<file path="flow/run.sh">
#!/bin/bash
# the make line also repeats each setting of config.mk as NAME=value (left out here)
make -C /OpenROAD-flow-scripts/flow DESIGN_CONFIG=/design/flow/config.mk WORK_HOME=/design/flow/orfs CLKGATE_MAP_FILE= finish
</file>
<file path="flow/config.mk">
export PLATFORM = sky130hd
export DESIGN_NAME = mips_top
export DESIGN_NICKNAME = mips_top
export VERILOG_FILES = /design/flow/design.v
export SDC_FILE = /design/flow/constraint.sdc
export NUM_CORES = 4
export LEC_CHECK = 0
export ABC_AREA = 1
export CAP_MARGIN = 20
export CELL_PAD_IN_SITES_DETAIL_PLACEMENT = 2
export CORE_MARGIN = 9
export CORE_UTILIZATION = 40
export GPL_ROUTABILITY_DRIVEN = 0
export HOLD_SLACK_MARGIN = 0.04
export MAX_ROUTING_LAYER = met4
export MIN_ROUTING_LAYER = met2
export PLACE_DENSITY_LB_ADDON = 0.04
export SLEW_MARGIN = 15
</file>
<file path="flow/constraint.sdc">
create_clock -name core_clock -period 8.0 [get_ports {clk}]
set_input_delay 1.6000 -clock core_clock [delete_from_list [all_inputs] [get_ports {clk}]]
set_output_delay 1.6000 -clock core_clock [all_outputs]
set_load 0.01 [all_outputs]
</file>
<file path="flow/design.v">
`timescale 1ns/1ns
module IF (
    input           clk,rst,sel,
    input   [31:0]  Shift_address,
    output  [31:0]  PC,
    output  [31:0]  PC_out);
    wire [31:0] PC1;
    assign PC_out = PC + 32'd1;
    mux2_1 mux (PC_out, Shift_address,sel,PC1);
    D_32 d1(PC1,PC,clk,rst);
endmodule
module IF_ID (
    input   [31:0]  in1,in2,
    input           clk,rst,flush,
    output  [31:0]  out1,out2);
    reg [31:0] instr;
    D_32 d1(in1,out1,clk,rst);
    always @ (posedge clk or posedge rst)
    begin
    if(rst==1)
    instr<=32'hFC000000;
    else if(flush)
    instr<=32'hFC000000;
    else
    instr<=in2;
    end
    assign out2 = instr;
endmodule
module ID (
    input       [31:0]  in1,WriteData,
    input               clk,rst,RegWrite,
    input       [4:0]   Destination,
    output      [31:0]  Data1,Data2,
    output      [31:0]  extend,
    output      [4:0]   Rd,Rs,Rt);
    assign extend = {{16{in1[15]}}, in1[15:0]};
    assign Rd = in1[15:11];
    assign Rs = in1[25:21];
    assign Rt = in1[20:16];
    RegFile File (clk,rst,RegWrite,in1[25:21],in1[20:16],Destination,WriteData,Data1,Data2);
endmodule
module control( Instruction, WB,MEM,EX);
    input [31:0] Instruction;
    output       MEM,WB;
    output [3:0] EX;
    reg     [1:0]   ALUOp;
    reg             ALUSrc,Branch,RegWrite,RegDst;
    always @(*) begin
        case(Instruction[31:26])
            6'b000000: begin
                ALUOp = 2'b10;
                ALUSrc = 0;
                Branch = 0;
                RegWrite = 1;
                RegDst = 1;
            end
            6'b000100: begin
                ALUOp = 2'b01;
                ALUSrc = 0;
                Branch = 1;
                RegWrite = 0;
                RegDst = 0;
            end
            6'b001000: begin
                ALUOp = 2'b00;
                ALUSrc = 1;
                Branch = 0;
                RegWrite = 1;
                RegDst = 0;
            end
            default: begin
                ALUOp = 2'b00;
                ALUSrc = 0;
                Branch = 0;
                RegWrite = 0;
                RegDst = 0;
            end
        endcase
    end
    assign WB = RegWrite;
    assign MEM = Branch;
    assign EX = {RegDst,ALUOp,ALUSrc};
endmodule
module RegFile(
    input           clk,reset,RegWrite,
    input   [4:0]   ReadReg1,ReadReg2,WriteReg,
    input   [31:0]  WriteData,
    output  [31:0]  ReadData1,ReadData2);
    wire [31:0] r[31:0];
    wire [31:0] enable;
    wire [31:0] out1,out2;
    genvar i;
    decoder d(WriteReg,enable);
    generate
    for(i=0;i<32;i=i+1) begin : regs
    dff_reg f(clk,reset,RegWrite & enable[i],WriteData,r[i]);
    end
    endgenerate
    assign out1 = r[ReadReg1];
    assign out2 = r[ReadReg2];
    assign ReadData1 = (RegWrite && WriteReg == ReadReg1) ? WriteData : out1;
    assign ReadData2 = (RegWrite && WriteReg == ReadReg2) ? WriteData : out2;
endmodule
module ID_EX (
    input   [31:0]  in1, in2, in3, in4,
    input   [4:0]   in5,in6,in7,
    input   [3:0]   ex_in,
    input           clk,rst,flush,mem_in,wb_in,
    output  [4:0]   Rd,Rs,Rt,
    output  [31:0]  A,B,Address,extend,
    output          mem_out,wb_out,ALUSrc,RegDst,
    output  [1:0]   ALUOp);
    D_32 d1(in1,A,clk,rst);
    D_32 d2(in2,B,clk,rst);
    D_32 d3(in3,Address,clk,rst);
    D_32 d4(in4,extend,clk,rst);
    D_5 d5(in5,Rd,clk,rst);
    D_5 d6(in6,Rs,clk,rst);
    D_5 d7(in7,Rt,clk,rst);
    d_ff     ff1     (.clk(clk),.rst(rst),.d(wb_in & ~flush),.q(wb_out));
    d_ff     ff3     (.clk(clk),.rst(rst),.d(mem_in & ~flush),.q(mem_out));
    d_ff     ff6     (.clk(clk),.rst(rst),.d(ex_in[0]),.q(ALUSrc));
    d_ff     ff8     (.clk(clk),.rst(rst),.d(ex_in[1]),.q(ALUOp[0]));
    d_ff     ff9     (.clk(clk),.rst(rst),.d(ex_in[2]),.q(ALUOp[1]));
    d_ff     ff10    (.clk(clk),.rst(rst),.d(ex_in[3]),.q(RegDst));
endmodule
module EX(
    input   [31:0]  pc,extended,reg1,reg2,data,wbdata,
    input           ALUSrc,RegDst,
    input   [1:0]   ALUOp,
    input   [4:0]   Rd,Rt,
    input   [1:0]   A,B,
    output  [31:0]  pc_in,alu_result,
    output  [4:0]   dst,
    output          zero);
    wire [31:0] ALUIn1,ALUIn2,ALUIn2_temp;
    wire op0,op1,op2;
    bit32ADD pc_add      (.in1(pc),.in2(extended<<2),.out(pc_in));
    mux2_1   mux_alu     (.in1(ALUIn2_temp),.in2(extended),.sel(ALUSrc),.out(ALUIn2));
    mux3_1   mux_alu_2   (.in1(reg2),.in2(data),.in3(wbdata),.sel(B),.out(ALUIn2_temp));
    mux3_1   mux_alu_1   (.in1(reg1),.in2(data),.in3(wbdata),.sel(A),.out(ALUIn1));
    MyALU    alu         (.in1(ALUIn1),.in2(ALUIn2),.op({op0|op2,op1}),.alu_result(alu_result),.zero(zero));
    ALU_ctrl ctrl        (.func(extended[5:0]),.alu_op0(ALUOp[0]),.alu_op1(ALUOp[1]),.op({op2,op1,op0}));
    assign dst = RegDst ? Rd : Rt;
endmodule
module MyALU(
    input [31:0] in1,in2,
    input [1:0] op,
    output [31:0] alu_result,
    output zero);
    wire [31:0] and_wire, or_wire, add_wire, sub_wire;
    bit32AND  and_op    (.in1(in1),.in2(in2),.out(and_wire));
    bit32OR   or_op     (.in1(in1),.in2(in2),.out(or_wire));
    bit32ADD  add_op    (.in1(in1),.in2(in2),.out(add_wire));
    bit32SUB  sub_op    (.in1(in1),.in2(in2),.out(sub_wire));
    bit32_4to1mux mux (.in1(and_wire),.in2(add_wire),.in3(or_wire),.in4(sub_wire),.sel(op),.out(alu_result));
    assign zero = (alu_result == 32'b0);
endmodule
module ALU_ctrl (func,alu_op0,alu_op1,op);
    input alu_op0,alu_op1;
    input [5:0] func;
    output [2:0] op;
    assign op[0] = (~alu_op1 & alu_op0) | (alu_op1 & func[1]);
    assign op[1] = (~func[2]) | (~alu_op1);
    assign op[2] = (func[1] & alu_op1) | alu_op0;
endmodule
module EX_MEM(
    input   [31:0]  pc_in,alu_result_in,
    input   [4:0]   dstreg_in,
    input           zero_in,clk,rst,flush,wb_in,mem_in,
    output  [31:0]  pc_out,alu_result_out,
    output  [4:0]   dstreg_out,
    output          zero_out,mem_out,wb_out);
    D_32   pc_reg              (.in(pc_in),.clk(clk),.rst(rst),.out(pc_out));
    D_32   alu_result_reg      (.in(alu_result_in),.clk(clk),.rst(rst),.out(alu_result_out));
    D_5    dstreg_reg          (.in(dstreg_in),.clk(clk),.rst(rst),.out(dstreg_out));
    d_ff   zero_reg            (.d(zero_in),.clk(clk),.rst(rst),.q(zero_out));
    d_ff   RegWrite_reg        (.d(wb_in & ~flush),.clk(clk),.rst(rst),.q(wb_out));
    d_ff   branch_reg          (.d(mem_in & ~flush),.clk(clk),.rst(rst),.q(mem_out));
endmodule
module MEM(
    input           branch,zero,
    output          PCSrc);
    and     g1          (PCSrc,branch,zero);
endmodule
module MEM_WB(
    input   [31:0]  alu_result_in,
    input   [4:0]   dstreg_in,
    input           clk,rst,wb_in,
    output  [31:0]  alu_result_out,
    output  [4:0]   dstreg_out,
    output          RegWrite);
    D_32   alu_result  (.in(alu_result_in),.clk(clk),.rst(rst),.out(alu_result_out));
    D_5    dstreg_reg  (.in(dstreg_in),.clk(clk),.rst(rst),.out(dstreg_out));
    d_ff   wb_reg      (.d(wb_in),.clk(clk),.rst(rst),.q(RegWrite));
endmodule
module WB(
    input   [31:0]  alu_result,
    output  [31:0]  write_data);
    assign write_data = alu_result;
endmodule
module hazard(input [4:0] Rs,Rt,Rd_mem,Rd_wb,
    input wb_mem,wb_wb,
    output reg [1:0] A,B);
    always @(*) begin
        if (wb_mem && Rs == Rd_mem)     A = 2'd1;
        else if (wb_wb && Rs == Rd_wb)  A = 2'd2;
        else                            A = 2'd0;
        if (wb_mem && Rt == Rd_mem)     B = 2'd1;
        else if (wb_wb && Rt == Rd_wb)  B = 2'd2;
        else                            B = 2'd0;
    end
endmodule
module mux2_1(in1,in2,sel,out);
    input [31:0] in1,in2;
    input sel;
    output reg [31:0]out;
    always @*
    begin
    case (sel)
    1'b0: out=in1;
    1'b1: out=in2;
    endcase
    end
endmodule
module mux3_1(in1,in2,in3,sel,out);
    input [31:0] in1,in2,in3;
    input [1:0] sel;
    output reg [31:0]out;
    always @*
    begin
    case (sel)
    2'd1: out=in2;
    2'd2: out=in3;
    default: out=in1;
    endcase
    end
endmodule
module bit32_4to1mux(
    output [31:0] out,
    input [31:0] in1,in2,in3,in4,
    input [1:0] sel);
    wire [31:0] out1,out2;
    mux2_1 mux1(.out(out1),.sel(sel[0]),.in1(in1),.in2(in2));
    mux2_1 mux2(.out(out2),.sel(sel[0]),.in1(in3),.in2(in4));
    mux2_1 mux3(.out(out),.sel(sel[1]),.in1(out1),.in2(out2));
endmodule
module bit32AND (
    output [31:0] out,
    input [31:0] in1,in2);
    assign {out}=in1 & in2;
endmodule
module bit32OR (
    output [31:0] out,
    input [31:0] in1,in2);
    assign {out}=in1 | in2;
endmodule
module bit32ADD (
    output [31:0] out,
    input [31:0] in1,in2);
    assign {out}=in1 + in2;
endmodule
module bit32SUB (
    output [31:0] out,
    input [31:0] in1,in2);
    assign {out}=in1 + (~in2) + 1;
endmodule
module d_ff(
    input d,clk,rst,
    output reg q);
    always @(posedge clk or posedge rst) begin
        if(rst)
            q <= 1'b0;
        else
            q <= d;
    end
endmodule
module D_32(in,out,clk,rst);
    input[31:0] in;
    input clk,rst;
    output reg [31:0] out;
    always @ (posedge clk or posedge rst)
    begin
    if(rst==1)
    out<=0;
    else
    out<=in;
    end
endmodule
module dff_reg(clk,rst,en,D,Q);
    input [31:0] D;
    input clk,rst,en;
    output reg [31:0]Q;
    always @(posedge clk or posedge rst)
    begin
    if(rst==1)
    Q<=32'd0;
    else if(en)
    Q<=D;
    end
endmodule
module D_5(in,out,clk,rst);
    input[4:0] in;
    input clk,rst;
    output reg [4:0] out;
    always @ (posedge clk or posedge rst)
    begin
    if(rst==1)
    out<=0;
    else
    out<=in;
    end
endmodule
module decoder(in,out);
    input [4:0] in;
    output [31:0] out;
    assign out = 32'd1 << in;
endmodule
module mips_top (
    input           clk,
    input           rst,
    output  [31:0]  imem_addr,
    input   [31:0]  imem_data,
    output          wb_en,
    output  [4:0]   wb_reg,
    output  [31:0]  wb_data);
    wire            flush;
    wire            PCSrc,RegWrite,ALUSrc,RegDst,zero_EXOut,zero_MEMIn,branch;
    wire    [1:0]   ALUOp;
    wire    [3:0]   EX_ctrl;
    wire            MEM_ctrl,MEM_ctrl1;
    wire            WB_ctrl,WB_ctrl1,WB_ctrl2;
    wire    [31:0]  Shift_address,WriteData;
    wire    [31:0]  Rs_IDOut,Rt_IDOut,Rs_EXIn,Rt_EXIn;
    wire    [31:0]  extended_IDOut,extended_EXIn;
    wire    [31:0]  instr_IDIn;
    wire    [31:0]  PC_IFOut,PC_IDIn,PC_EXIn,PC_EXOut;
    wire    [31:0]  ALUResult_EXOut,ALUResult_MEMIn,ALUResult_WBIn;
    wire    [1:0]   a,b;
    wire    [4:0]   WriteReg,Rs_out,Rt_out,Rd_addr_IDOut,Rs_Addr_ID_out,Rt_Addr_ID_out,Rd_addr_EXIn,Dst_EXOut,Rd_addr_MEMIn;
    IF      fetch   (.clk(clk),.rst(rst),.sel(PCSrc),.Shift_address(Shift_address),.PC_out(PC_IFOut),.PC(imem_addr));
    IF_ID   if_id   (.clk(clk),.rst(rst),.flush(flush),.in1(PC_IFOut),.in2(imem_data),.out1(PC_IDIn),.out2(instr_IDIn));
    ID      decode  (.clk(clk),.rst(rst),.in1(instr_IDIn),.WriteData(WriteData),.RegWrite(RegWrite),
                     .Destination(WriteReg),.Data1(Rs_IDOut),.Data2(Rt_IDOut),.extend(extended_IDOut),
                     .Rd(Rd_addr_IDOut),.Rs(Rs_out),.Rt(Rt_out));
    control ctrl    (.Instruction(instr_IDIn),.EX(EX_ctrl),.MEM(MEM_ctrl),.WB(WB_ctrl));
    ID_EX   id_ex   (.clk(clk),.rst(rst),.flush(flush),.in1(Rs_IDOut),.in2(Rt_IDOut),.in3(PC_IDIn),.in4(extended_IDOut),
                     .in5(Rd_addr_IDOut),.in6(Rs_out),.in7(Rt_out),.ex_in(EX_ctrl),.mem_in(MEM_ctrl),.wb_in(WB_ctrl),
                     .Rd(Rd_addr_EXIn),.A(Rs_EXIn),.B(Rt_EXIn),.Address(PC_EXIn),.extend(extended_EXIn),
                     .wb_out(WB_ctrl1),.mem_out(MEM_ctrl1),.ALUSrc(ALUSrc),.RegDst(RegDst),.ALUOp(ALUOp),
                     .Rs(Rs_Addr_ID_out),.Rt(Rt_Addr_ID_out));
    EX      execute (.pc(PC_EXIn),.extended(extended_EXIn),.reg1(Rs_EXIn),.reg2(Rt_EXIn),.ALUSrc(ALUSrc),.RegDst(RegDst),
                     .ALUOp(ALUOp),.Rd(Rd_addr_EXIn),.Rt(Rt_Addr_ID_out),.dst(Dst_EXOut),
                     .pc_in(PC_EXOut),.alu_result(ALUResult_EXOut),.zero(zero_EXOut),
                     .data(ALUResult_MEMIn),.wbdata(WriteData),.A(a),.B(b));
    EX_MEM  ex_mem  (.clk(clk),.rst(rst),.flush(flush),.pc_in(PC_EXOut),.alu_result_in(ALUResult_EXOut),.dstreg_in(Dst_EXOut),
                     .zero_in(zero_EXOut),.wb_in(WB_ctrl1),.mem_in(MEM_ctrl1),.pc_out(Shift_address),
                     .alu_result_out(ALUResult_MEMIn),.dstreg_out(Rd_addr_MEMIn),.zero_out(zero_MEMIn),.mem_out(branch),
                     .wb_out(WB_ctrl2));
    MEM     mem     (.PCSrc(PCSrc),.branch(branch),.zero(zero_MEMIn));
    MEM_WB  mem_wb  (.clk(clk),.rst(rst),.alu_result_in(ALUResult_MEMIn),.dstreg_in(Rd_addr_MEMIn),.wb_in(WB_ctrl2),
                     .alu_result_out(ALUResult_WBIn),.dstreg_out(WriteReg),.RegWrite(RegWrite));
    WB      WriteBack (.alu_result(ALUResult_WBIn),.write_data(WriteData));
    hazard  hz      (.Rs(Rs_Addr_ID_out),.Rt(Rt_Addr_ID_out),.Rd_mem(Rd_addr_MEMIn),.Rd_wb(WriteReg),
                     .wb_mem(WB_ctrl2),.wb_wb(RegWrite),.A(a),.B(b));
    assign flush = PCSrc;
    assign wb_en   = RegWrite;
    assign wb_reg  = WriteReg;
    assign wb_data = WriteData;
endmodule
</file>
==> out/writeup.txt, run 1 <==
The per-instance average area after synthesis works out to 7.94 um^2. Pin placement for this block handled 104 I/O pins. By area the synthesized netlist is led by sky130_fd_sc_hd__dfrtp_1 48%, sky130_fd_sc_hd__nand2_1 12%, sky130_fd_sc_hd__o21ai_0 9.3%, sky130_fd_sc_hd__inv_1 5.6%, sky130_fd_sc_hd__a221oi_1 3.1%. Summed over all layers, the global routing overflow is 1117.

The largest family of logic cells by area is AND-OR/OR-AND gates. The synthesis report gives the async set-or-reset register share as 100%. The cell-mix breakdown from Yosys lists the simple-gate area share as 19.1%.

The number of synthesized flops with an enable pin came out at 0. The synthesized design spends more area on one cell type than any other, namely sky130_fd_sc_hd__dfrtp_1. sky130_fd_sc_hd__nand2_1 is the most common cell in the netlist.

Measured along the y axis, the die boundary spans 436 um. With the total cell area reported by yosys after synthesis at 70000 um^2, the flop and latch count out of synthesis is 1358. The stage at which the run stopped was 5_1_grt. Buffers inserted during clock tree synthesis total 159. Post-CTS repair ended up resizing 0 cells. For this run, the register share of the synthesized area comes to 48.6%.

The row count was 153. The count of H-tree levels built during CTS was 4; the number of nets at floorplan was 8975. The tools report the post-placement setup slack as 1.60 ns. Per the synthesis report, the number of distinct cell types is 62.

Yosys reports that the most numerous cell types are 2262 x sky130_fd_sc_hd__nand2_1, 1352 x sky130_fd_sc_hd__dfrtp_1, 1300 x sky130_fd_sc_hd__o21ai_0. Summed over its instances, the top area cell type makes up 48.4% of the synthesized netlist area. The number of warnings issued by yosys was 10; the floorplan die width was 436 um.

The adder-cell area share of the yosys netlist was 2.31%. The clock root buffer master was sky130_fd_sc_hd__clkbuf_16. The placement stage leaves a total instance area of 74200 um^2. For the maximum count of clock buffers along a single path, the log shows 3. In the placement report, post-DP HPWL is listed as 279000 um. After synthesis the cells add up to 70000 um^2. The first error in the log reads "[ERROR GRT-0116] Global routing finished with congestion. Check the congestion regions in the DRC Viewer". For the setup fix buffers added after clock tree synthesis, the log shows 0. The run stopped with a tool error. The cell count after synthesis came out at 8813.

The global-route usage over all layers was 83.7%; the area of the core was 174000 um^2. Summing the areas of all compound-gate instances in the mapped netlist gives 20.1% of the synthesized area. The CTS sink count is 1358, and the initial standard-cell utilization of the core is 40.3%. The run gives 190000 um^2 for the overall chip area.

After synthesis, the share of cell area in mux cells is 0%. In the synthesized netlist the dominant register cell turns out to be sky130_fd_sc_hd__dfrtp_1. For the hold-fix buffer count after cts, the log shows 0.

Port buffering added 103 buffers. After Yosys synthesis, XOR and XNOR cells account for 0.821% of the synthesized area. The tools report the total cells reported by yosys after synthesis as 8813.
[metal layers]
layer  track usage [%]  overflow
met1                 -         -
met2              86.1       196
met3              89.4       797
met4              69.9       124
met5                 -         -
[metrics by stage]
stage / instances / hold WS [ns] / utilization, % / power, mW
after floorplan: 8813 / 0.331 / - / 8.14
after detailed placement: 11000 / 0.336 / 42.7 / 8.88
after global placement: 11000 / 0.332 / 42.6 / 8.80
after CTS: 11300 / 0.350 / 45.9 / 16.6
==> run 2: changes to the inputs <==
Settings changed: ABC_AREA 1 to not set, CELL_PAD_IN_SITES_DETAIL_PLACEMENT 2 to not set, CORE_MARGIN 9 to 2, GPL_ROUTABILITY_DRIVEN 0 to not set, HOLD_SLACK_MARGIN 0.04 to not set, MAX_ROUTING_LAYER met4 to not set, MIN_ROUTING_LAYER met2 to not set, PLACE_DENSITY set to 0.6, PLACE_DENSITY_LB_ADDON 0.04 to not set, SLEW_MARGIN 15 to 20.
==> run 2 against run 1 <==
Die size down 8.8%. The run now finishes clean. Area after synthesis down 2.7%. Synthesized cell count down 34%.
==> out/writeup.txt, run 2 <==
The run finished with no timing, DRC or antenna violations. The tools report the total cells reported by yosys after synthesis as 5808 (-34%). The final timing report counts setup violations totalling 0. In the CTS report, the clock slew at the register clock pins of the worst setup and hold paths is listed as 0.06 ns. In the final run the clock tree shows a worst skew of 0.0651 ns.

For the total wire length after detailed routing, the log shows 310000 um. Checking max transition, the worst relative margin is 15.5%. The layout has 15400 filler cells.

The run gives 114 for the number of logged tool warnings. The cell type with the largest total area is sky130_fd_sc_hd__dfrtp_1. The height of the die came out at 417 um (-4.5%). For the worst reg-to-reg path, the endpoint reported by OpenROAD is ex_mem.zero_reg.q. The routed layout has 57100 vias.

Clock period minus final worst setup slack: 6.61 ns. In this run the power spent charging and discharging nets is 4.06 mW. Setup repair after global routing left no endpoint under its margin. The critical path starts at mem_wb.dstreg_reg.out[2]. The final timing summary puts the cycle share of the worst path at 82.7%. The maximum count of clock buffers along a single path is 3 (unchanged), and the arrival time at the worst endpoint is 7.30 ns.

Looking at the hold checks, the worst path lands on id_ex.d3.out[23]. STA classifies the critical path startpoint as a register. The wire length of the first global-routing pass came out at 431000 um. The worst hold path begins at if_id.d1.out[23]. Counting endpoints that fail hold in the final report gives 0. Between the synthesized netlist and the finished layout, the area growth was recorded as 13.4%. The area fraction in compound gates after synthesis came out at 17.8% (-2.3 points). Counting pins that exceed their max-slew limit in the final report gives 0. The run gives 10 (unchanged) for the number of warnings issued by yosys. Setup fix buffers added after clock tree synthesis: 0 (unchanged).

The tools report the clock root buffer master as sky130_fd_sc_hd__clkbuf_16. The tools report the startpoint of the lowest-slack register-to-register path as mem_wb.dstreg_reg.out[2]. The async set-reset flop share out of synthesis is 100% (unchanged), and the buffer and inverter count on the worst path is 2. STA reports a reg2reg setup slack of 1.39 ns. Area fraction in mux cells: 18.6% (+19 points). The leakage power figure was 35.4 nW; the overall chip area was 174000 um^2 (-8.8%).

Looking at the max-slew report, the worst-margin pin has a slew of 1.26 ns. The depth of the worst register-to-register path is 21. According to the timing report, the data required time at the worst endpoint equals 8.69 ns.

The run gives 9935 as the starting DRC count in detailed routing. Per the STA report, the cell with the highest stage delay on the worst path is sky130_fd_sc_hd__dfrtp_1. After synthesis, the most frequently instantiated cells are 1352 x sky130_fd_sc_hd__dfrtp_1, 1061 x sky130_fd_sc_hd__mux2_2, 448 x sky130_fd_sc_hd__clkbuf_1.

The kind of cell adding the most delay to the critical path was simple AND/OR/NAND/NOR gates. According to the report, the first pass of detailed routing completed in 8 iterations. The tools report the initial standard-cell utilization of the core as 40.2% (about the same). Largest power group: clock.

With the highest cell delay on the worst timing path at 0.81 ns, the number of violations of the max-capacitance limit is 0. The run gives 8055 as the number of standard cells in the layout, taps in and fillers out. Element type at the critical path end: a register.

TritonCTS built the clock tree. Walking the worst path, the cells encountered are xor2_1 > nor4_1 > and3_2 > buf_4 > mux2i_1 > o21ai_0 > inv_1 > ha_1 > fa_1 > nor2_1 > o31a_1 > o22ai_2 > nor4_4 > o31ai_1 > o211ai_1 > a31oi_1 > or4_1 > or4_1 > nor4_1 > nand4b_1 > nor4_2. The tools report the total CTS buffers as 148 (-6.9%). CTS sink count: 1358 (unchanged). The per-instance average area after synthesis is 11.7 um^2 (+48%).

The logs give 0 for the post-route DRC violation count and 0 ns for the sum of negative setup slack. The run gives 68100 um^2 (-2.7%) for the total cell area reported by yosys after synthesis. The critical path in this run is classified as register to register.

The run gives 1.18 mW for the combinational gate power. For the I/O pin count, the log shows 104 (unchanged). The tools report the number of global-route vias before repair as 55000.

Synthesized-area fraction occupied by and/or/nand/nor cells: 6.18% (-13 points). The run gives 7.5% for the share of power burned in combinational logic. The path class of the lowest-slack min-delay path was register to register.

For the clock group, total power comes out at 7.25 mW. The highest clock rate was 151 MHz. The critical path depth works out to 21. In this run, the clock network consumes 46.3% of the power.

The run gives 49.9% (+1.3 points) as the post-synthesis sequential area ratio. The congestion estimate from routability-driven global placement came to 0.939. The count of cells along the worst hold path is 0, and the gate count after technology mapping is 5808 (-34%).

The floorplan die width works out to 417 um (-4.5%). The power after layout was 15.7 mW; the net switching share of the total power was 25.9%. Internal power comes to 11.6 mW. Global routing used 34.9% of the available tracks across all layers. The run gives 0 (unchanged) as the hold-fix buffer count after cts. According to the finish report, the design has a final net count of 5869. The run gives 5970 (-33%) for the number of nets at floorplan. With the parity-gate share of the synthesized area counting xor and xnor cells at 1.39% (+0.57 points), the flop and latch count out of synthesis is 1358 (unchanged).

The area of the core is 169000 um^2 (-2.6%). The number of distinct library cells after synthesis is 99 (+60%), and the count of H-tree levels built during CTS is 4 (unchanged). The run gives 0.84 ns as the insertion delay to the later sink of the worst-skew pair. The ratio of total power to cell area works out to 203 nW/um^2. For this run the top cell type by instance count after synthesis was sky130_fd_sc_hd__dfrtp_1. Looking at the VDD voltage map, the peak drop is 0.000189 V.

Along the worst path, the maximum fanout reaches 31. After global routing the overflow that remains totals 0. Registers are responsible for 46.2% of the overall power. The area fraction of the dominant cell type after synthesis is 49.7% (+1.3 points). The critical path ends at ex_mem.zero_reg.q.

Per the synth stats, the flop cell with the highest instance count is sky130_fd_sc_hd__dfrtp_1. Adder-cell area share of the yosys netlist: 2.37% (+0.064 points). Per the detail_route report, vias per standard cell equal 7.09. Cell resize tally after clock tree synthesis: 0 (unchanged). Once detail routing completed, the nets flagged for antenna violations numbered 0. Largest family of logic cells by area: multiplexers.

In the final routed layout, each cell accounts on average for 38.4 um. With the number of antenna violations at the first check in global routing at 19, the row count is 151 (-1.3%). The post-synthesis instance area is 68100 um^2 (-2.7%).

Sorting the synthesized cells by area gives the leading types as sky130_fd_sc_hd__dfrtp_1 50%, sky130_fd_sc_hd__mux2_2 18%, sky130_fd_sc_hd__a221oi_1 4.2%, sky130_fd_sc_hd__a22o_1 4.1%, sky130_fd_sc_hd__a22oi_1 3.6%. Summed over all sequential cells, the power is 7.24 mW. The number of synthesized flops with an enable pin is 0 (unchanged), and the count of placed standard cells including taps is 7774 (-29%). Entering global routing, the biggest net connects 173 pins. The half-perimeter wire length after placement came out at 175000 um (-37%). The count of port buffers added during placement was 103 (unchanged).
run 2: area by class of cell:
type	instances	area [um^2]	share of cell area (%)
multi-input combinational	3786	32300	41.8
tap	2218	2780	3.59
sequential	1358	34000	44.0
inverter	121	458	0.593
clock buffer	214	4290	5.56
antenna	5	12.5	0.0162
clock inverter	61	805	1.04
timing repair buffer	292	2630	3.40
run 2: per-stage QoR:
stage          util (%)  hold slack [ns]  instance area, um^2  setup WS (ns)
2_1_floorplan         -            0.331                68100         -12.38
3_3_place_gp       42.6            0.332                72100           1.52
3_5_place_dp       42.6            0.335                72100           1.47
4_1_cts            45.6            0.325                77200           1.41
5_1_grt            45.6            0.336                77200          0.936
6_report           45.6            0.323                77200           1.39
run 2: routing by layer:
layer	vias up	share of wire, %	track usage [%]
met1	28800	37	44.2
met2	4817	40	48.5
met5	-	0.050	0.139
li1	21900	-	-
met4	16	8.5	22.9
met3	1589	15	14.9
==> run 3: changes to the inputs <==
Settings changed: CELL_PAD_IN_SITES_GLOBAL_PLACEMENT set to 1, CORE_ASPECT_RATIO set to 1.55, CORE_MARGIN 2 to 4, CORE_UTILIZATION 40 to 57, CTS_CLUSTER_SIZE set to 99, GPL_ROUTABILITY_DRIVEN set to 1, MIN_ROUTING_LAYER set to met2, PLACE_DENSITY 0.6 to not set, PLACE_DENSITY_LB_ADDON set to 0.24, TNS_END_PERCENT set to 20.
Clock period 8.0 ns to 4.19 ns, I/O delays scaled along.
==> run 3 against run 2 <==
Die size is 28% lower. The run now fails in 5_1_grt. Synthesized cell count stayed put. Area after synthesis did not move.
==> out/writeup.txt, run 3 <==
By area the synthesized netlist is led by sky130_fd_sc_hd__dfrtp_1 50%, sky130_fd_sc_hd__mux2_2 18%, sky130_fd_sc_hd__a221oi_1 4.2%, sky130_fd_sc_hd__a22o_1 4.1%, sky130_fd_sc_hd__a22oi_1 3.6%. The adder-cell area share of the yosys netlist is 2.37% (unchanged), and the synthesized-area fraction occupied by and/or/nand/nor cells is 6.18% (unchanged). The total CTS buffers came out at 133 (-10%). The first error in the log reads "[ERROR GRT-0116] Global routing finished with congestion. Check the congestion regions in the DRC Viewer". sky130_fd_sc_hd__dfrtp_1 takes more of the synthesized area than any other cell.

Largest family of logic cells by area: multiplexers. For the number of warnings issued by yosys, the log shows 10 (unchanged). The count of port buffers added during placement came out at 103 (unchanged).

The per-instance average area after synthesis came out at 11.7 um^2 (unchanged). The logs give 57.5% (+17 points) for the initial standard-cell utilization of the core and 3 (unchanged) for the maximum count of clock buffers along a single path. The hold-fix buffer count after cts was 0 (unchanged). The area of the core was 118000 um^2 (-30%). The run gives 17.8% (unchanged) for the area fraction in compound gates after synthesis.

Counting instances in the post-synthesis netlist gives the leading cell types as 1352 x sky130_fd_sc_hd__dfrtp_1, 1061 x sky130_fd_sc_hd__mux2_2, 448 x sky130_fd_sc_hd__clkbuf_1. Gate count after technology mapping: 5808 (unchanged). The floorplan die width was 286 um (-31%). The run gives 1.39% (unchanged) for the parity-gate share of the synthesized area counting xor and xnor cells.

Number of nets at floorplan: 5970 (unchanged). The most common cell in the synthesized netlist is sky130_fd_sc_hd__dfrtp_1. Looking at the cell usage after synthesis, the top flip-flop cell is sky130_fd_sc_hd__dfrtp_1.

The height of the die was 438 um (+5.2%); the overall chip area was 125000 um^2 (-28%). The async set-reset flop share out of synthesis works out to 100% (unchanged). The area fraction of the dominant cell type after synthesis was 49.7% (unchanged).

Row count: 157 (+4.0%). CTS placed an instance of sky130_fd_sc_hd__clkbuf_16 at the clock tree root. The global routing report lists combined usage of all routing layers as 82.0%.

The total cell area reported by yosys after synthesis is 68100 um^2 (unchanged). The flow did not finish. The area fraction in mux cells is 18.6% (unchanged), and the placer congestion estimate is 1.12 (+19%). After global routing the overflow that remains totals 120. With the CTS sink count at 1358 (unchanged), the flop and latch count out of synthesis is 1358 (unchanged).

The total cells reported by yosys after synthesis was 5808 (unchanged); the number of distinct library cells after synthesis was 99 (unchanged). The post-synthesis sequential area ratio is 49.9% (unchanged), and the post-placement setup slack is -1.58 ns (-3.05 ns). For the post-synthesis instance area, the log shows 68100 um^2 (unchanged). With the I/O pin count at 104 (unchanged), the number of synthesized flops with an enable pin is 0 (unchanged). The count of H-tree levels built during CTS was 4 (unchanged).

The stage at which the run stopped was 5_1_grt. The tools report the half-perimeter wire length after placement as 201000 um (+15%).
[run 3: what timing repair did]
action | CTS
cloned | 2
setup endpoints to repair | 21
gates resized | 97
buffers inserted | 39
pin swaps | 36
[run 3: per-layer routing]
layer  overflow  track usage (%)
met1          -                -
met3         78             86.9
met5         23             65.4
met4          9             66.8
met2         10             87.4
[run 3: through the flow]
step / power (mW) / cells / utilization [%] / area, um^2 / hold slack, ns
3_5_place_dp: 16.5 / 7622 / 63.9 / 75700 / 0.335
3_3_place_gp: 16.5 / 7620 / 63.9 / 75700 / 0.332
4_1_cts: 29.0 / 7906 / 68.4 / 81000 / 0.347
2_1_floorplan: 15.3 / 5808 / - / 68100 / 0.331
==> run 4: changes to the inputs <==
Settings changed: CELL_PAD_IN_SITES_GLOBAL_PLACEMENT 1 to not set, CORE_ASPECT_RATIO 1.55 to not set, CORE_MARGIN 4 to 2, CORE_UTILIZATION 57 to 40, CTS_CLUSTER_SIZE 99 to not set, GPL_ROUTABILITY_DRIVEN 1 to not set, MIN_ROUTING_LAYER met2 to not set, PLACE_DENSITY set to 0.6, PLACE_DENSITY_LB_ADDON 0.24 to not set, TNS_END_PERCENT 20 to not set.
Clock period 4.19 ns to 8.37 ns, I/O delays scaled along.
==> run 4 against run 3 <==
Now clean on timing, DRC and antenna. Area after synthesis is the same. Die size grew 39%. Synthesized cell count did not move.
==> out/writeup.txt, run 4 <==
The tools report the total cell area reported by yosys after synthesis as 68100 um^2 (unchanged). The run gives 175000 um (-13%) for the half-perimeter wire length after placement. The tools report the combinational gate power as 1.13 mW. The flop and latch count out of synthesis is 1358 (unchanged), and the power after layout is 15.2 mW. The hold-fix buffer count after cts came out at 0 (unchanged). Looking at hold timing, the worst path starts from id_ex.d3.out[1]. The most used flip-flop cell after synthesis is sky130_fd_sc_hd__dfrtp_1. The endpoint identified for the worst register-to-register timing path is ex_mem.zero_reg.q. The run gives 167 as the maximum number of pins on one net before global-route repair.

Clock root buffer master: sky130_fd_sc_hd__clkbuf_16. The total cells reported by yosys after synthesis is 5808 (unchanged), and the number of nets with antenna violations after detailed routing is 0. The row count came out at 151 (-3.8%). The via density per instance is 7.12, and the global-route usage over all layers is 35.0%.

The height of the die was 417 um (-5.0%). The run gives 18.6% (unchanged) for the area fraction in mux cells. In the final routed layout, each cell accounts on average for 38.6 um.

The tools report the post-route DRC violation count as 0. Critical setup path kind: register to register. The tools report the register-to-register path setup slack as 1.62 ns. The initial standard-cell utilization of the core was 40.2% (-17 points); the headroom to the max-slew limit was 13.8%. The leakage component of the power was reported as 35.5 nW. The maximum count of clock buffers along a single path was 3 (unchanged). The number of synthesized flops with an enable pin is 0 (unchanged), and the count of final setup violators is 0. At the end of the flow the core is filled with cells to 45.7%.

met3 track demand over resource after global routing is 15.0%. With the total number of vias at 57200, the critical path depth is 21. For the worst-skew pair, the clock arrives at the later sink with an insertion delay of 0.84 ns. Timing would allow up to 148 MHz. The tools report the count of H-tree levels built during CTS as 4 (unchanged).

The tools report the post-placement setup slack as 1.68 ns (+3.26 ns). Global routing's busiest layer: met2. The run gives 0 for the remaining global-route overflow.

The clock period minus final worst setup slack is 6.75 ns, and the wire length of the first global-routing pass is 431000 um. In this run the power spent charging and discharging nets is 3.90 mW. The total placed instance area came out at 72000 um^2 (-5.0%). The parity-gate share of the synthesized area counting xor and xnor cells came out at 1.39% (unchanged). The tools report the finished layout cell area as 77400 um^2. The most used cell along the critical path was sky130_fd_sc_hd__o21ai_0. The number of distinct library cells after synthesis came out at 99 (unchanged). Per the post-run analysis, buffers plus inverters along the critical path come to 2. The largest total area in the synthesized netlist belongs to sky130_fd_sc_hd__dfrtp_1.

The number of violations of the max-capacitance limit is 0, and the CTS sink count is 1358 (unchanged). Sorting the synthesized cells by how often they occur yields 1352 x sky130_fd_sc_hd__dfrtp_1, 1061 x sky130_fd_sc_hd__mux2_2, 448 x sky130_fd_sc_hd__clkbuf_1. The timing report attributes the biggest portion of critical-path delay to AND-OR/OR-AND gates. With the met1 usage at 44.2%, the clock group power is 7.16 mW. The met2 track demand over resource is 48.9%, and the required time of the critical path is 9.06 ns. The final clock period utilization by the worst path was 80.6%. By area the synthesized netlist is led by sky130_fd_sc_hd__dfrtp_1 50%, sky130_fd_sc_hd__mux2_2 18%, sky130_fd_sc_hd__a221oi_1 4.2%, sky130_fd_sc_hd__a22o_1 4.1%, sky130_fd_sc_hd__a22oi_1 3.6%.

Looking at the group totals, the largest power group turns out to be clock. Adder-cell area share of the yosys netlist: 2.37% (unchanged). The number of antenna violations at the first check in global routing is 24.

The run gives 0.000192 V as the worst ir drop on vdd. Along the worst hold path, the cell count comes to 0. The area fraction of the dominant cell type after synthesis was 49.7% (unchanged). Overall chip area: 174000 um^2 (+39%).

Worst setup path endpoint: ex_mem.zero_reg.q. The number of standard cells in the layout, taps in and fillers out came out at 8042. The gate count after technology mapping is 5808 (unchanged), and the max-slew violation total from the final report is 0. Cell resize tally after clock tree synthesis: 0 (-100%). Startpoint of the lowest-slack register-to-register path: mem_wb.dstreg_reg.out[3]. Nature of the critical path startpoint: a register. The largest family of logic cells by area is multiplexers. For the pin with the worst max-slew slack, the measured transition is 1.29 ns. The run gives 5970 (unchanged) as the number of nets at floorplan. The per-instance average area after synthesis was 11.7 um^2 (unchanged). The ratio of total power to cell area is 197 nW/um^2, and the depth of the worst register-to-register path is 21. In this design, the stage delay of the slowest critical-path cell is 0.82 ns. The async set-reset flop share out of synthesis came out at 100% (unchanged). The number of warnings issued by yosys is 10 (unchanged). With the floorplan die width at 417 um (+46%), the total wire length after detailed routing is 310000 um. TritonCTS built the clock tree. The worst setup path is captured at a register. According to the timing report, the critical path is launched from mem_wb.dstreg_reg.out[3]. The area of the core was 169000 um^2 (+43%); the post-synthesis instance area was 68100 um^2 (unchanged). The most frequent cell after synthesis was sky130_fd_sc_hd__dfrtp_1.

The arrival time at the worst endpoint was 7.44 ns. Setup repair after global routing left no endpoint under its margin. The I/O pin count is 104 (unchanged), and the fraction of power consumed by the clock network is 47.1%. The largest fanout on the critical path is 31, and the area added between synthesis and finish is 13.6%. Share of power burned in combinational logic: 7.4%. The worst min-delay path endpoint was ex_mem.pc_reg.out[1].

In the final report, the number of hold violations comes to 0. The placer congestion estimate was 0.948 (-15%); the net switching share of the total power was 25.6%. The power report lists the sequential group at 6.92 mW. For the count of placed standard cells including taps, the log shows 7765 (+1.9%). The setup fix buffers added after clock tree synthesis is 0 (-100%), and the final worst clock skew is 0.0573 ns.

The worst path meets setup with 1.62 ns of slack. The critical path goes through xor2_1 > nor4_1 > and3_2 > buf_4 > mux2i_1 > o21ai_0 > inv_1 > ha_1 > ha_1 > or2_1 > a311oi_2 > nor4b_4 > o21ai_0 > a21oi_1 > a311oi_1 > o21ai_0 > a221oi_1 > o211ai_1 > o22ai_1 > nand4bb_1 > nor4_2. The share of total power dissipated in sequential elements is 45.5%. The run gives 11.3 mW as the internal power. With the synthesized-area fraction occupied by and/or/nand/nor cells at 6.18% (unchanged), the number of logged tool warnings is 111. The run gives 54500 for the number of global-route vias before repair.

The path class of the lowest-slack min-delay path was register to register. In the log, the iteration count for the first detailed-route pass is 10. The clock transition at the registers of the reported paths works out to 0.06 ns. The final layout reports a setup TNS of 0 ns. The run gives 5857 for the number of nets in the finished design. Final hold analysis gives a worst-case slack of 0.340 ns.

The cell type of the slowest stage on the worst timing path was sky130_fd_sc_hd__dfrtp_1. The flow ran to the end and the layout has no timing, DRC or antenna violations. Area fraction in compound gates after synthesis: 17.8% (unchanged). The total CTS buffers was 145 (+9.0%). The count of port buffers added during placement is 103 (unchanged). With the starting DRC count in detailed routing at 9554, the post-synthesis sequential area ratio is 49.9% (unchanged).
## run 4: area by class of cell
type                       count  area [um^2]
antenna                       10         25.0
clock buffer                 211         4250
clock inverter                55         1060
fill                       15300        91900
inverter                     121          458
multi-input combinational   3786        32300
sequential                  1358        34000
tap                         2218         2780
timing repair buffer         283         2490
## run 4: layer usage
layer,part of all wire [%],wire [um],vias up
met4,8.3,25600,31
met2,40,124000,4818
met5,0.063,194,-
met3,15,46700,1661
li1,-,-,21900
met1,37,114000,28800
==> run 5: changes to the inputs <==
Settings changed: ABC_AREA set to 1, CORE_ASPECT_RATIO set to 0.5, CORE_UTILIZATION 40 to 72, CTS_CLUSTER_DIAMETER set to 394, CTS_CLUSTER_SIZE set to 98, HOLD_SLACK_MARGIN set to 0.23, PLACE_DENSITY 0.6 to 0.38.
Clock period 8.37 ns to 3.17 ns, I/O delays scaled along.
==> run 5 against run 4 <==
Synthesized cell count is 52% higher. Area after synthesis grew 2.8%. The run now fails in 5_1_grt. Die size down 42%.
==> out/writeup.txt, run 5 <==
Ranked by instance count, the synthesized netlist is headed by 2262 x sky130_fd_sc_hd__nand2_1, 1352 x sky130_fd_sc_hd__dfrtp_1, 1300 x sky130_fd_sc_hd__o21ai_0. The area fraction of the dominant cell type after synthesis was 48.4% (-1.3 points); the parity-gate share of the synthesized area counting xor and xnor cells was 0.821% (-0.57 points). The I/O pin count is 104 (unchanged). The synthesized-area fraction occupied by and/or/nand/nor cells was 19.1% (+13 points); the half-perimeter wire length after placement was 228000 um (+31%). With the total cells reported by yosys after synthesis at 8813 (+52%), the floorplan die width is 445 um (+6.8%). The main area contributors are sky130_fd_sc_hd__dfrtp_1 48%, sky130_fd_sc_hd__nand2_1 12%, sky130_fd_sc_hd__o21ai_0 9.3%, sky130_fd_sc_hd__inv_1 5.6%, sky130_fd_sc_hd__a221oi_1 3.1%. The run gives 0 (unchanged) for the hold-fix buffer count after cts. The number of distinct library cells after synthesis is 62 (-37%). The tool reported: "[ERROR GRT-0232] Routing congestion too high. Check the congestion heatmap in the GUI". CTS placed an instance of sky130_fd_sc_hd__clkbuf_16 at the clock tree root. The logs give 8975 (+50%) for the number of nets at floorplan and 1.24 (+31%) for the placer congestion estimate. The flow did not finish.

The largest family of logic cells by area was AND-OR/OR-AND gates. The run gives 70000 um^2 (+2.8%) for the post-synthesis instance area. The stage at which the run stopped was 5_1_grt.

The global routing report lists combined usage of all routing layers as 89.0%. The logs give 3 (unchanged) for the maximum count of clock buffers along a single path and 17 (-88%) for the total CTS buffers. The number of synthesized flops with an enable pin was 0 (unchanged); the post-synthesis sequential area ratio was 48.6% (-1.3 points). The adder-cell area share of the yosys netlist was 2.31% (-0.064 points). The total cell area reported by yosys after synthesis is 70000 um^2 (+2.8%), and the per-instance average area after synthesis is 7.94 um^2 (-32%). The height of the die works out to 224 um (-46%).

The count of port buffers added during placement was 103 (unchanged); the CTS sink count was 1358 (unchanged). The number of warnings issued by yosys is 10 (unchanged), and the area fraction in compound gates after synthesis is 20.1% (+2.3 points). The area fraction in mux cells works out to 0% (-19 points).

The count of H-tree levels built during CTS is 1 (-3), and the area of the core is 95800 um^2 (-43%). The cell type with the largest total area was sky130_fd_sc_hd__dfrtp_1. The async set-reset flop share out of synthesis is 100% (unchanged). Top flip-flop cell by instance count after synthesis: sky130_fd_sc_hd__dfrtp_1. With the remaining global-route overflow at 1357, the flop and latch count out of synthesis is 1358 (unchanged). The row count is 80 (-47%).

By instance count, the leading cell after synthesis is sky130_fd_sc_hd__nand2_1. The overall chip area was 99800 um^2 (-42%); the gate count after technology mapping was 8813 (+52%). For the initial standard-cell utilization of the core, the log shows 73.0% (+33 points).
==> run 5: repair_timing <==
item	CTS
setup buffers	55
gates cloned	3
pin swaps	120
endpoints found under the setup margin	35
resized	480
endpoints found under the hold margin	0
==> run 5: through the flow <==
step / cell area, um^2 / setup slack [ns] / power, mW / std cells / TNS (ns)
floorplan: 70000 / -16.24 / 20.5 / 8813 / -
global placement: 78200 / -0.894 / 22.2 / 10500 / -13.62
detailed placement: 78200 / -0.981 / 22.4 / 10500 / -16.51
CTS: 81000 / -0.851 / 28.0 / 10600 / -10.25
==> run 5: layer usage <==
metal  track usage [%]  GRT overflow
met5              63.0            24
met2              97.4           630
met4              84.7           383
met1              90.9           125
met3              81.8           195
==> run 6: changes to the inputs <==
Settings changed: ABC_AREA 1 to not set, CELL_PAD_IN_SITES_GLOBAL_PLACEMENT set to 1, CORE_ASPECT_RATIO 0.5 to 1.55, CORE_MARGIN 2 to 9, CORE_UTILIZATION 72 to 57, CTS_CLUSTER_DIAMETER 394 to not set, CTS_CLUSTER_SIZE 98 to not set, GPL_ROUTABILITY_DRIVEN set to 1, HOLD_SLACK_MARGIN 0.23 to not set, PLACE_DENSITY 0.38 to not set, PLACE_DENSITY_LB_ADDON set to 0.24, TNS_END_PERCENT set to 20.
Clock period 3.17 ns to 4.19 ns, I/O delays scaled along.
==> run 6 against run 5 <==
Area after synthesis down 2.7%. Synthesized cell count down 34%. Now fails the layout checks on setup timing. Die size up 33%.
==> out/writeup.txt, run 6 <==
The flow ran to the end, but the layout failed its checks. In this run the layout check failures are setup timing. The tools report the hold-fix buffer count after cts as 0 (unchanged).

The run gives 40.0 um for the average routed wire per standard cell. The worst path uses 127% of the clock period. Net switching is 25.7% of the power. After the first detailed-routing iteration, the DRC count stood at 9221.

The worst setup path is captured at a register. With the via density per instance at 7.61, the number of nets in the finished design is 6340. Per the STA report, the cell with the highest stage delay on the worst path is sky130_fd_sc_hd__or4_4. The adder-cell area share of the yosys netlist was 2.37% (+0.064 points). The largest family of logic cells by area is multiplexers. For this run, the leading register cell type out of synthesis is sky130_fd_sc_hd__dfrtp_1.

The startpoint of the lowest-slack register-to-register path was id_ex.d7.out[2]. The worst setup path endpoint was ex_mem.zero_reg.q. Setup repair after global routing could not meet its margin everywhere.

The synthesized design spends more area on one cell type than any other, namely sky130_fd_sc_hd__dfrtp_1. With the depth of the worst register-to-register path at 25, the flop and latch count out of synthesis is 1358 (unchanged). The area fraction in compound gates after synthesis was 17.8% (-2.3 points). For the count of filler cells inserted in the layout, the log shows 8901.

The required time at the worst endpoint is listed as 4.89 ns. The post-synthesis sequential area ratio is 49.9% (+1.3 points), and the count of placed standard cells including taps is 7606 (-28%). Sorting the synthesized cells by area gives the leading types as sky130_fd_sc_hd__dfrtp_1 50%, sky130_fd_sc_hd__mux2_2 18%, sky130_fd_sc_hd__a221oi_1 4.2%, sky130_fd_sc_hd__a22o_1 4.1%, sky130_fd_sc_hd__a22oi_1 3.6%.

The leakage power figure was 38.0 nW. In the power breakdown, the internal column shows 21.8 mW. The area fraction in mux cells was 18.6% (+19 points). For the highest clock rate, the log shows 189 MHz. The number of antenna violations at the first check in global routing was 21; the number of logged tool warnings was 100. Nature of the critical path startpoint: a register.

For reference, the most critical setup path is categorized as register to register. The run gives 5808 (-34%) as the total cells reported by yosys after synthesis. In this run the power density over the cells is 361 nW/um^2. The combinational gate power was 2.72 mW; the per-instance average area after synthesis was 11.7 um^2 (+48%).

Compared with the post-synthesis result, the final layout area differs by 19.3%. The count of H-tree levels built during CTS was 4 (+3); the count of port buffers added during placement was 103 (unchanged). Across the VDD grid, the largest voltage drop is 0.000426 V. Synthesized-area fraction occupied by and/or/nand/nor cells: 6.18% (-13 points).

Post-synthesis instance area: 68100 um^2 (-2.7%). The run gives 99 (+60%) as the number of distinct library cells after synthesis. Per the timing report, the most critical flop-to-flop path finishes at ex_mem.zero_reg.q.

The total placed instance area was 75600 um^2 (-3.4%). The startpoint of the most critical setup path is id_ex.d7.out[2]. The area fraction of the dominant cell type after synthesis is 49.7% (+1.3 points). For reference, the clock transition at the flip-flops on the worst setup and hold paths is 0.07 ns. The tools report the I/O pin count as 104 (unchanged).

The run reported a max-capacitance violation count of 0. The run gives -1.11 ns as the register-to-register path setup slack. The tools report the power after layout as 29.3 mW. Endpoints with negative setup slack in the final report add up to 19. The largest power group is registers. The number of global-route vias before repair was 59700; the parity-gate share of the synthesized area counting xor and xnor cells was 1.39% (+0.57 points). The gate count after technology mapping came out at 5808 (-34%). Between clock sinks in the finished design, the worst skew comes to 0.0384 ns. Number of synthesized flops with an enable pin: 0 (unchanged).

At the later pin of the worst-skew pair, clock insertion delay measures 0.82 ns. In the hold report, the worst path ends at id_ex.d3.out[11]. Per the final report, max-transition violations number 0. The run gives 157 (+96%) for the row count.

With the sequential cell fraction of total power at 47.0%, the count of cells along the worst hold path is 0. The number of nets at floorplan came out at 5970 (-33%). With the floorplan die width at 296 um (-34%), the number of nets with antenna violations after detailed routing is 0. Per the detail_route report, DRC violations left total 0. The logs give 10 (unchanged) for the number of warnings issued by yosys and 3 (unchanged) for the maximum count of clock buffers along a single path. The buffer and inverter count on the worst path is 7. With the height of the die at 448 um (+100%), the sum of negative setup slack is -10.80 ns. Slew of the pin with the lowest slew margin: 1.38 ns. For the overall chip area, the log shows 133000 um^2 (+33%). The run gives 0 for the remaining global-route overflow. The path class of the lowest-slack min-delay path was register to register. Summed over all layers, the routed wires come to 315000 um. The root buffer cell chosen for the clock tree is sky130_fd_sc_hd__clkbuf_16.

With the arrival time at the worst endpoint at 6.00 ns, the final-report hold violation count is 0. The timing report shows the most common cell along the critical path to be sky130_fd_sc_hd__buf_4. The initial standard-cell utilization of the core is 57.5% (-16 points), and the clock period minus final worst setup slack is 5.30 ns.

The power dissipated by switching net loads came out at 7.55 mW. The total cell area reported by yosys after synthesis came out at 68100 um^2 (-2.7%). The first global-routing pass estimated 441000 um of wire. The most frequent cell after synthesis was sky130_fd_sc_hd__dfrtp_1. TritonCTS built the clock tree. The clock network is responsible for 43.8% of the overall power. The iteration count recorded for the first detailed-route pass is 17.

The total number of vias is 60100. The run gives 0.343 ns for the minimum hold slack. STA lists the startpoint of the worst hold path as if_id.d1.out[11]. Of all nets on the critical path, the largest fanout is 14. The run gives 118000 um^2 (+24%) for the area of the core. The CTS sink count is 1358 (unchanged). Total CTS buffers: 134 (+117).

For the clock group power, the log shows 12.8 mW. Ranked by instance count, the synthesized netlist is headed by 1352 x sky130_fd_sc_hd__dfrtp_1, 1061 x sky130_fd_sc_hd__mux2_2, 448 x sky130_fd_sc_hd__clkbuf_1. In the global route stage, overall resource usage came out at 47.0%. Sequential logic power: 13.8 mW.

The final worst setup slack is -1.11 ns, and the number of standard cells in the layout, taps in and fillers out is 7892. The logs give 7.99% for the headroom to the max-slew limit and 192000 um (-16%) for the half-perimeter wire length after placement. At the end of the flow the core is filled with cells to 68.6%. Per STA, the highest per-stage delay on the worst path measures 0.46 ns. Combinational logic is responsible for 9.3% of the overall power. The maximum number of pins on one net before global-route repair is 106. The kind of cell adding the most delay to the critical path was simple AND/OR/NAND/NOR gates. In this run the number of cells on the critical path is 25. The finished cells cover 81200 um^2.

The async set-reset flop share out of synthesis works out to 100% (unchanged). For the placer congestion estimate, the log shows 1.01 (-18%). The post-placement setup slack came out at -1.64 ns (-0.661 ns).
-- run 6: what timing repair did --
item | in CTS | in global routing
pin swaps | 40 | 28
endpoints found under the hold margin | 0 | 0
resized | 113 | 64
setup buffers | 22 | 4
endpoints found under the setup margin | 20 | 22
cloned | 0 | 0
-- run 6: final cells by class --
class	count	area, um^2	share of cell area, %
clock inverter	55	689	0.849
sequential	1358	34000	41.9
clock buffer	190	3900	4.80
timing repair buffer	777	7160	8.81
antenna	15	37.5	0.0462
inverter	121	460	0.567
tap	1590	1990	2.45
multi-input combinational	3786	33000	40.6
-- run 6: per-layer routing --
layer | part of all wire [%] | routed length [um] | global-route usage, %
met5 | 0.096 | 304 | 0.437
met4 | 12 | 37600 | 40.9
met3 | 15 | 48100 | 23.1
met2 | 41 | 130000 | 67.0
met1 | 32 | 99500 | 51.6
==> run 7: changes to the inputs <==
Settings changed: ABC_AREA set to 0, CAP_MARGIN 20 to 25, CELL_PAD_IN_SITES_DETAIL_PLACEMENT set to 2, CELL_PAD_IN_SITES_GLOBAL_PLACEMENT 1 to not set, CORE_ASPECT_RATIO 1.55 to 1.97, CORE_MARGIN 9 to 2, CORE_UTILIZATION 57 to 51, CTS_CLUSTER_DIAMETER set to 150, GPL_ROUTABILITY_DRIVEN 1 to 0, GPL_TIMING_DRIVEN set to 1, PLACE_DENSITY_LB_ADDON 0.24 to 0.3, TNS_END_PERCENT 20 to not set.
Clock period 4.19 ns to 10.1 ns, I/O delays scaled along.
==> run 7 against run 6 <==
The flow now stops in 5_1_grt. Die size rose by 3.1%. Synthesized cell count did not move. Area after synthesis did not move.
==> out/writeup.txt, run 7 <==
For the overall chip area, the log shows 137000 um^2 (+3.1%). The run gives 68100 um^2 (unchanged) for the total cell area reported by yosys after synthesis. The logs give 1.22 ns (+2.86 ns) for the post-placement setup slack and 88.0% for the global-route usage over all layers.

The stage at which the run stopped was 5_1_grt. The parity-gate share of the synthesized area counting xor and xnor cells was 1.39% (unchanged). The CTS sink count is 1358 (unchanged). The flop and latch count out of synthesis is 1358 (unchanged). Number of synthesized flops with an enable pin: 0 (unchanged).

The most used flip-flop cell after synthesis is sky130_fd_sc_hd__dfrtp_1. Area fraction in mux cells: 18.6% (unchanged). Most frequent cell after synthesis: sky130_fd_sc_hd__dfrtp_1. The first error in the log reads "[ERROR GRT-0116] Global routing finished with congestion. Check the congestion regions in the DRC Viewer".

The flow did not finish. The adder-cell area share of the yosys netlist works out to 2.37% (unchanged). The count of H-tree levels built during CTS was 3 (-1); the post-synthesis sequential area ratio was 49.9% (unchanged).

The tools report the number of nets at floorplan as 5970 (unchanged). The row count was 188 (+20%). With the floorplan die width at 264 um (-11%), the number of distinct library cells after synthesis is 99 (unchanged). After global routing the overflow that remains totals 2490. The number of warnings issued by yosys came out at 10 (unchanged).

The run gives 104 (unchanged) as the I/O pin count. The run gives 0 (-100%) as the cell resize tally after clock tree synthesis. Setup fix buffers added after clock tree synthesis: 0 (-100%). The tools report the post-synthesis instance area as 68100 um^2 (unchanged). The largest total area in the synthesized netlist belongs to sky130_fd_sc_hd__dfrtp_1.

With the area fraction of the dominant cell type after synthesis at 49.7% (unchanged), the total cells reported by yosys after synthesis is 5808 (unchanged). After synthesis, the cell types taking the most area are sky130_fd_sc_hd__dfrtp_1 50%, sky130_fd_sc_hd__mux2_2 18%, sky130_fd_sc_hd__a221oi_1 4.2%, sky130_fd_sc_hd__a22o_1 4.1%, sky130_fd_sc_hd__a22oi_1 3.6%. The per-instance average area after synthesis is 11.7 um^2 (unchanged). By area, the combinational part of the netlist is dominated by multiplexers. For the hold-fix buffer count after cts, the log shows 0 (unchanged). The run gives 285000 um (+48%) for the half-perimeter wire length after placement. The count of port buffers added during placement works out to 103 (unchanged).

The total CTS buffers came out at 120 (-10%). The count of placed standard cells including taps came out at 7253 (-4.6%). The run gives 517 um (+15%) for the height of the die. Counting instances in the post-synthesis netlist gives the leading cell types as 1352 x sky130_fd_sc_hd__dfrtp_1, 1061 x sky130_fd_sc_hd__mux2_2, 448 x sky130_fd_sc_hd__clkbuf_1. The area fraction in compound gates after synthesis is 17.8% (unchanged).

The run gives 6.18% (unchanged) for the synthesized-area fraction occupied by and/or/nand/nor cells. Clock root buffer master: sky130_fd_sc_hd__clkbuf_16. Area of the core: 133000 um^2 (+12%).

The maximum count of clock buffers along a single path was 3 (unchanged). Initial standard-cell utilization of the core: 51.2% (-6.3 points). The gate count after technology mapping is 5808 (unchanged). The async set-reset flop share out of synthesis is 100% (unchanged).
[run 7: metal layers]
metal,global-route usage [%],overflow
met2,99.5,1231
met4,90.1,805
met5,64.3,22
met1,85.3,207
met3,78.8,225
[run 7: stage by stage]
| step | utilization (%) | total power, mW | area, um^2 |
|---|---|---|---|
| 2_1_floorplan | - | 6.34 | 68100 |
| 3_3_place_gp | 53.6 | 6.72 | 71200 |
| 3_5_place_dp | 53.6 | 6.95 | 71200 |
| 4_1_cts | 56.8 | 12.2 | 75500 |
==> run 8: changes to the inputs <==
Settings changed: ABC_AREA 0 to 1, CAP_MARGIN 25 to 20, CELL_PAD_IN_SITES_DETAIL_PLACEMENT 2 to not set, CORE_ASPECT_RATIO 1.97 to 1.46, CORE_UTILIZATION 51 to 72, CTS_CLUSTER_DIAMETER 150 to 394, CTS_CLUSTER_SIZE set to 98, GPL_ROUTABILITY_DRIVEN 0 to not set, GPL_TIMING_DRIVEN 1 to not set, HOLD_SLACK_MARGIN set to 0.22, PLACE_DENSITY set to 0.38, PLACE_DENSITY_LB_ADDON 0.3 to not set, TNS_END_PERCENT set to 5.
Clock period 10.1 ns to 3.32 ns, I/O delays scaled along.
==> run 8 against run 7 <==
The flow again stops in 5_1_grt. Die size fell by 27%. Synthesized cell count rose by 52%. Area after synthesis rose by 2.8%.
==> out/writeup.txt, run 8 <==
The floorplan die width is 262 um (-0.88%). In the post-synthesis netlist, the biggest area contributors are sky130_fd_sc_hd__dfrtp_1 48%, sky130_fd_sc_hd__nand2_1 12%, sky130_fd_sc_hd__o21ai_0 9.3%, sky130_fd_sc_hd__inv_1 5.6%, sky130_fd_sc_hd__a221oi_1 3.1%. The clock root buffer master was sky130_fd_sc_hd__clkbuf_16. Total CTS buffers: 17 (-86%).

With the area fraction of the dominant cell type after synthesis at 48.4% (-1.3 points), the maximum count of clock buffers along a single path is 3 (unchanged). The first error in the log reads "[ERROR GRT-0228] Horizontal edge usage exceeds the maximum allowed. (6, 28) usage=65535 limit=3200". The async set-reset flop share out of synthesis works out to 100% (unchanged). Flop and latch count out of synthesis: 1358 (unchanged). Most frequent cell after synthesis: sky130_fd_sc_hd__nand2_1.

The post-synthesis instance area is 70000 um^2 (+2.8%), and the half-perimeter wire length after placement is 234000 um (-18%). It got as far as 5_1_grt and failed there. The per-instance average area after synthesis is 7.94 um^2 (-32%), and the total cells reported by yosys after synthesis is 8813 (+52%).

The tools report the overall chip area as 99700 um^2 (-27%). The parity-gate share of the synthesized area counting xor and xnor cells is 0.821% (-0.57 points), and the area fraction in compound gates after synthesis is 20.1% (+2.3 points). The logs give 8975 (+50%) for the number of nets at floorplan and 72.4% (+21 points) for the initial standard-cell utilization of the core. The number of warnings issued by yosys is 10 (unchanged). With the height of the die at 381 um (-26%), the post-synthesis sequential area ratio is 48.6% (-1.3 points). The run gives 70000 um^2 (+2.8%) as the total cell area reported by yosys after synthesis. After synthesis, the most frequently instantiated cells are 2262 x sky130_fd_sc_hd__nand2_1, 1352 x sky130_fd_sc_hd__dfrtp_1, 1300 x sky130_fd_sc_hd__o21ai_0.

The number of synthesized flops with an enable pin was 0 (unchanged); the area fraction in mux cells was 0% (-19 points). The cell type with the largest total area was sky130_fd_sc_hd__dfrtp_1. The run gives 62 (-37%) for the number of distinct library cells after synthesis.

For the row count, the log shows 138 (-27%). The run gives 1358 (unchanged) as the CTS sink count. With the adder-cell area share of the yosys netlist at 2.31% (-0.064 points), the count of port buffers added during placement is 103 (unchanged). The logs give 104 (unchanged) for the I/O pin count and 1 (-2) for the count of H-tree levels built during CTS. The run gives 10500 (+44%) for the count of placed standard cells including taps.

The tools report the area of the core as 96700 um^2 (-27%). The flow did not finish. The synthesized-area fraction occupied by and/or/nand/nor cells was 19.1% (+13 points). After synthesis, the largest family of logic cells by area is AND-OR/OR-AND gates. The final weighted congestion recorded by global placement is 1.28. The run gives 8813 (+52%) as the gate count after technology mapping. The top flip-flop cell by instance count after synthesis is sky130_fd_sc_hd__dfrtp_1.
## run 8: metrics by stage
stage / util (%) / TNS [ns] / area, um^2 / worst slack [ns]
2_1_floorplan: - / - / 70000 / -16.12
3_3_place_gp: 80.5 / -16.15 / 77900 / -1.04
3_5_place_dp: 80.5 / -17.78 / 77900 / -1.13
4_1_cts: 81.4 / -10.79 / 78800 / -0.825
## run 8: timing repair
item | in CTS
buffers inserted | 8
resized | 85
endpoints found under the setup margin | 30
hold buffers | 1
pin swaps | 5
hold endpoints to repair | 5
gates cloned | 0
==> run 9: changes to the inputs <==
Settings changed: ABC_AREA 1 to not set, CELL_PAD_IN_SITES_GLOBAL_PLACEMENT set to 0, CORE_ASPECT_RATIO 1.46 to 1.34, CORE_UTILIZATION 72 to 66, CTS_CLUSTER_DIAMETER 394 to 380, CTS_CLUSTER_SIZE 98 to 20, HOLD_SLACK_MARGIN 0.22 to not set, PLACE_DENSITY 0.38 to not set, SETUP_SLACK_MARGIN set to 0.21, TNS_END_PERCENT 5 to not set.
Clock period 3.32 ns to 5.15 ns, I/O delays scaled along.
==> run 9 against run 8 <==
The layout now fails its checks (capacitance limit, slew limit, setup timing). Die size up 6.1%. Synthesized cell count shrank 34%. Area after synthesis shrank 2.7%.
==> out/writeup.txt, run 9 <==
Summed over all sequential cells, the power is 11.2 mW. Setup slack on the worst reg-to-reg path comes out at -0.34 ns. The height of the die came out at 376 um (-1.3%). For reference, the top logic cell family by area is multiplexers.

With the worst ir drop on vdd at 0.000283 V, the maximum count of clock buffers along a single path is 3 (unchanged). For reference, the critical path is launched at id_ex.d7.out[2]. The gate count after technology mapping was 5808 (-34%). The count of final setup violators is 1. The routed design shows a wire length per standard cell of 41.7 um. The report lists the violated layout checks as capacitance limit, slew limit, setup timing. Registers take 34000 um^2. The count of H-tree levels built during CTS is 3 (+2), and the total cell area reported by yosys after synthesis is 68100 um^2 (-2.7%). Clock root buffer master: sky130_fd_sc_hd__clkbuf_16.

Setup repair after global routing could not meet its margin everywhere. For reference, the final report shows the max-slew violation count at 3. The top flip-flop cell by instance count after synthesis was sky130_fd_sc_hd__dfrtp_1.

The adder-cell area share of the yosys netlist works out to 2.37% (+0.064 points). The buffer and inverter count on the worst path was 3; the flop and latch count out of synthesis was 1358 (unchanged). With the row count at 136 (-1.4%), the number of synthesized flops with an enable pin is 0 (unchanged). The flow ran to the end, but the layout failed its checks. The number of nets in the finished design is 6087.

TritonCTS built the clock tree. After filler insertion, the fill cell instance count of the layout stands at 7214. The count of port buffers added during placement was 103 (unchanged). With the number of violations of the max-capacitance limit at 1, the async set-reset flop share out of synthesis is 100% (unchanged). Number of distinct library cells after synthesis: 99 (+60%). The clock group power is 6.50 mW, and the final worst setup slack is -0.338 ns. The layout report lists the multi-input gate area as 32700 um^2. Sum of negative setup slack: -0.338 ns. The overall chip area came out at 106000 um^2 (+6.1%). The hold-fix buffer count after cts came out at 0 (-1). The tools report the area of the core as 102000 um^2 (+5.9%).

For the I/O pin count, the log shows 104 (unchanged). The area fraction of the dominant cell type after synthesis came out at 49.7% (+1.3 points). The total CTS buffers is 77 (+60), and the power dissipated by switching net loads is 5.36 mW.

For the post-placement setup slack, the log shows -0.547 ns (+0.586 ns). Sorting the synthesis cell report by count puts at the top sky130_fd_sc_hd__dfrtp_1. For the fraction of power consumed by the clock network, the log shows 32.8%. The total cells reported by yosys after synthesis was 5808 (-34%).

The tools report the placer congestion estimate as 1.02 (-21%). The run gives 0 as the post-route DRC violation count. The area added between synthesis and finish is 12.2%, and the total wire length after detailed routing is 307000 um. For reference, the critical path is captured by ex_mem.zero_reg.q. The violation tally recorded at the end of detailed-routing iteration 0 is 11200. Entering global routing, the biggest net connects 153 pins. The run gives 66.5% (-5.9 points) as the initial standard-cell utilization of the core. The area fraction in compound gates after synthesis is 17.8% (-2.3 points), and the depth of the worst register-to-register path is 22. The cell type with the largest total area is sky130_fd_sc_hd__dfrtp_1.

The post-synthesis instance area was 68100 um^2 (-2.7%); the number of nets at floorplan was 5970 (-33%). With the area fraction in mux cells at 18.6% (+19 points), the leakage power figure is 35.6 nW. With the parity-gate share of the synthesized area counting xor and xnor cells at 1.39% (+0.57 points), the post-synthesis sequential area ratio is 49.9% (+1.3 points).

The floorplan die width works out to 281 um (+7.4%). Ranked by total cell area, the synthesized netlist is headed by sky130_fd_sc_hd__dfrtp_1 50%, sky130_fd_sc_hd__mux2_2 18%, sky130_fd_sc_hd__a221oi_1 4.2%, sky130_fd_sc_hd__a22o_1 4.1%, sky130_fd_sc_hd__a22oi_1 3.6%. The half-perimeter wire length after placement was 186000 um (-21%).

With the number of warnings issued by yosys at 10 (unchanged), the per-instance average area after synthesis is 11.7 um^2 (+48%). The CTS sink count came out at 1358 (unchanged). The synthesized-area fraction occupied by and/or/nand/nor cells works out to 6.18% (-13 points). By count the netlist is led by 1352 x sky130_fd_sc_hd__dfrtp_1, 1061 x sky130_fd_sc_hd__mux2_2, 448 x sky130_fd_sc_hd__clkbuf_1.
==> run 9: cell type report <==
class / count / area share (%)
Clock buffer: 87 / 2.59
Antenna cell: 29 / 0.0950
Inverter: 121 / 0.600
Timing Repair Buffer: 581 / 7.03
Multi-Input combinational cell: 3786 / 42.8
Clock inverter: 7 / 0.134
Tap cell: 1380 / 2.26
Sequential cell: 1358 / 44.5
==> run 9: layer usage <==
metal | up-vias | GRT usage, % | share of wire [%]
met5 | - | 9.51 | 0.32
met4 | 48 | 47.5 | 12
met3 | 2667 | 37.9 | 18
met2 | 5989 | 74.9 | 38
met1 | 29400 | 65.0 | 31
li1 | 22300 | - | -
==> run 9: per-stage QoR <==
| stage | area [um^2] | power, mW | cells |
|---|---|---|---|
| final | 76400 | 19.8 | 7349 |
| after global routing | 76300 | 20.2 | 7329 |
| after CTS | 75700 | 19.6 | 7302 |
| after detailed placement | 73400 | 13.3 | 7199 |
| after floorplan | 68100 | 12.4 | 5808 |
| after global placement | 73300 | 13.3 | 7195 |
==> run 9: what timing repair did <==
item                       in CTS  in global routing
resized                        55                 64
pin swaps                      19                 15
buffers inserted                9                  8
setup endpoints to repair       9                 11
Power is estimated from default activity; no workload was simulated.
